Design Attention_top, start of the top module:
module Attention_top #(
    parameter INPUT_WIDTH = 8,
    parameter NUM_CODE_WIDTH = 5,
    parameter MATRIX_SIZE = 3,
    parameter ADDR_WIDTH = $clog2(MATRIX_SIZE**2<<2),
    parameter OUTPUT_WIDTH = $clog2(MATRIX_SIZE*(2**INPUT_WIDTH))-1
)(
    input clk,
    input reset_n,
    input start,
    input softmax_req,DATA_write_EN,
    input  [INPUT_WIDTH*MATRIX_SIZE-1:0] Q_INPUT,
    input [INPUT_WIDTH*MATRIX_SIZE-1:0] MATRIX_INPUT,
    output reg [MATRIX_SIZE*OUTPUT_WIDTH-1:0] Output_RESULT,
    input output_req
);
Size: about 6500 cells after synthesis, ~1200 flip-flops, roughly 81 I/O pins.
make LEC_CHECK=0 ABC_AREA=1 CAP_MARGIN=0 CORE_ASPECT_RATIO=0.5 CORE_MARGIN=2 CORE_UTILIZATION=72 CTS_CLUSTER_DIAMETER=355 CTS_CLUSTER_SIZE=88 PLACE_DENSITY=0.4 SLEW_MARGIN=20 finish   # period 2.3 ns
run.sh (not shown) runs the stock make flow with config.mk's settings and CLKGATE_MAP_FILE=.
The starting point ended with an error in global routing (5_1_grt).
Change:
- ABC_AREA: 1 -> not set
- CAP_MARGIN: 0 -> 20
- CORE_ASPECT_RATIO: 0.5 -> not set
- CORE_UTILIZATION: 72 -> 40
- CTS_CLUSTER_DIAMETER: 355 -> not set
- CTS_CLUSTER_SIZE: 88 -> not set
- PLACE_DENSITY: 0.4 -> not set
- clock period: 2.3 -> 7.29 ns (I/O delays scaled with it)
With this change the flow ran to the end with no violations; die area is higher by well over a third; area after synthesis barely changes; synthesized cell count is lower by about a fifth.

---

Starting RTL as in the previous note.
clock: 4.53 ns
lec_check: 0
abc_area: 1
cap_margin: 15
cell_pad_in_sites_detail_placement: 1
cell_pad_in_sites_global_placement: 3
core_margin: 2
core_utilization: 49
cts_cluster_size: 69
hold_slack_margin: 0.11
max_routing_layer: met4
min_routing_layer: met1
place_density: 0.68
setup_slack_margin: 1.32
slew_margin: 30
tns_end_percent: 5
The starting point never finished: it broke off in global placement without I/O on GPL-0301.
Then changed:
- CAP_MARGIN: 15 -> 20
- CELL_PAD_IN_SITES_DETAIL_PLACEMENT: 1 -> not set
- CELL_PAD_IN_SITES_GLOBAL_PLACEMENT: 3 -> 2
- CORE_UTILIZATION: 49 -> 40
- CTS_CLUSTER_DIAMETER: not set -> 199
- CTS_CLUSTER_SIZE: 69 -> not set
- HOLD_SLACK_MARGIN: 0.11 -> not set
- MIN_ROUTING_LAYER: met1 -> not set
- PLACE_DENSITY: 0.68 -> not set
- SETUP_SLACK_MARGIN: 1.32 -> not set
- SLEW_MARGIN: 30 -> 5
- TNS_END_PERCENT: 5 -> not set
- clock period: 4.53 -> 2.81 ns (I/O delays scaled with it)
After rerunning: The changed run finished but failed the layout checks on negative setup slack. Area after synthesis stays the same. Die size goes up by 22%. Synthesized cell count does not change.
Then changed:
- CELL_PAD_IN_SITES_DETAIL_PLACEMENT: not set -> 2
- CORE_ASPECT_RATIO: not set -> 0.91
- CORE_MARGIN: 2 -> 6
- CTS_CLUSTER_DIAMETER: 199 -> 110
- MIN_ROUTING_LAYER: not set -> met1
- SETUP_SLACK_MARGIN: not set -> 0.64
- TNS_END_PERCENT: not set -> 10
Result:
- The new run produced a layout that fails on negative setup slack
- maximum frequency fell by a few percent
- register-to-register slack is worse by 0.17 ns
- setup slack is worse by 0.17 ns
- wire length rose by a quarter to a third
Then changed:
- CELL_PAD_IN_SITES_DETAIL_PLACEMENT: 2 -> not set
- CELL_PAD_IN_SITES_GLOBAL_PLACEMENT: 2 -> not set
- CORE_ASPECT_RATIO: 0.91 -> not set
- CORE_MARGIN: 6 -> 2
- CORE_UTILIZATION: 40 -> 67
- CTS_CLUSTER_DIAMETER: 110 -> not set
- CTS_CLUSTER_SIZE: not set -> 77
- MAX_ROUTING_LAYER: met4 -> not set
- MIN_ROUTING_LAYER: met1 -> not set
- SETUP_SLACK_MARGIN: 0.64 -> not set
- SLEW_MARGIN: 5 -> 20
- TNS_END_PERCENT: 10 -> not set
- clock period: 2.81 -> 2.09 ns (I/O delays scaled with it)
Result: The new run never finished: it broke off in global routing; area after synthesis is unchanged; die area came out lower by 42%; synthesized cell count is unchanged.
Then changed:
- ABC_AREA: 1 -> not set
- CORE_UTILIZATION: 67 -> 72
- CTS_CLUSTER_SIZE: 77 -> 21
- SETUP_SLACK_MARGIN: not set -> 0.38
- clock period: 2.09 -> 3.43 ns (I/O delays scaled with it)
Result: With this change the flow finished clean. Synthesized area barely changes. Synthesized cell count goes down by about a fifth. Die area goes down by a little under a tenth.
Then changed:
- CORE_UTILIZATION: 72 -> 52
- CTS_CLUSTER_SIZE: 21 -> not set
- SETUP_SLACK_MARGIN: 0.38 -> not set
- clock period: 3.43 -> 2.53 ns (I/O delays scaled with it)
Outcome: Now the flow finished but failed the layout checks on negative setup slack. Wire length went down by about 2%. Cell count goes up by 15%. Die size climbs by about 40%. Non-clock buffer count went up by 534. Power goes up by 51%. Register-to-register slack gets worse by 0.72 ns. Cell area rises by about 11%.
No activity file was given, so power comes from the tool's default toggle rates.
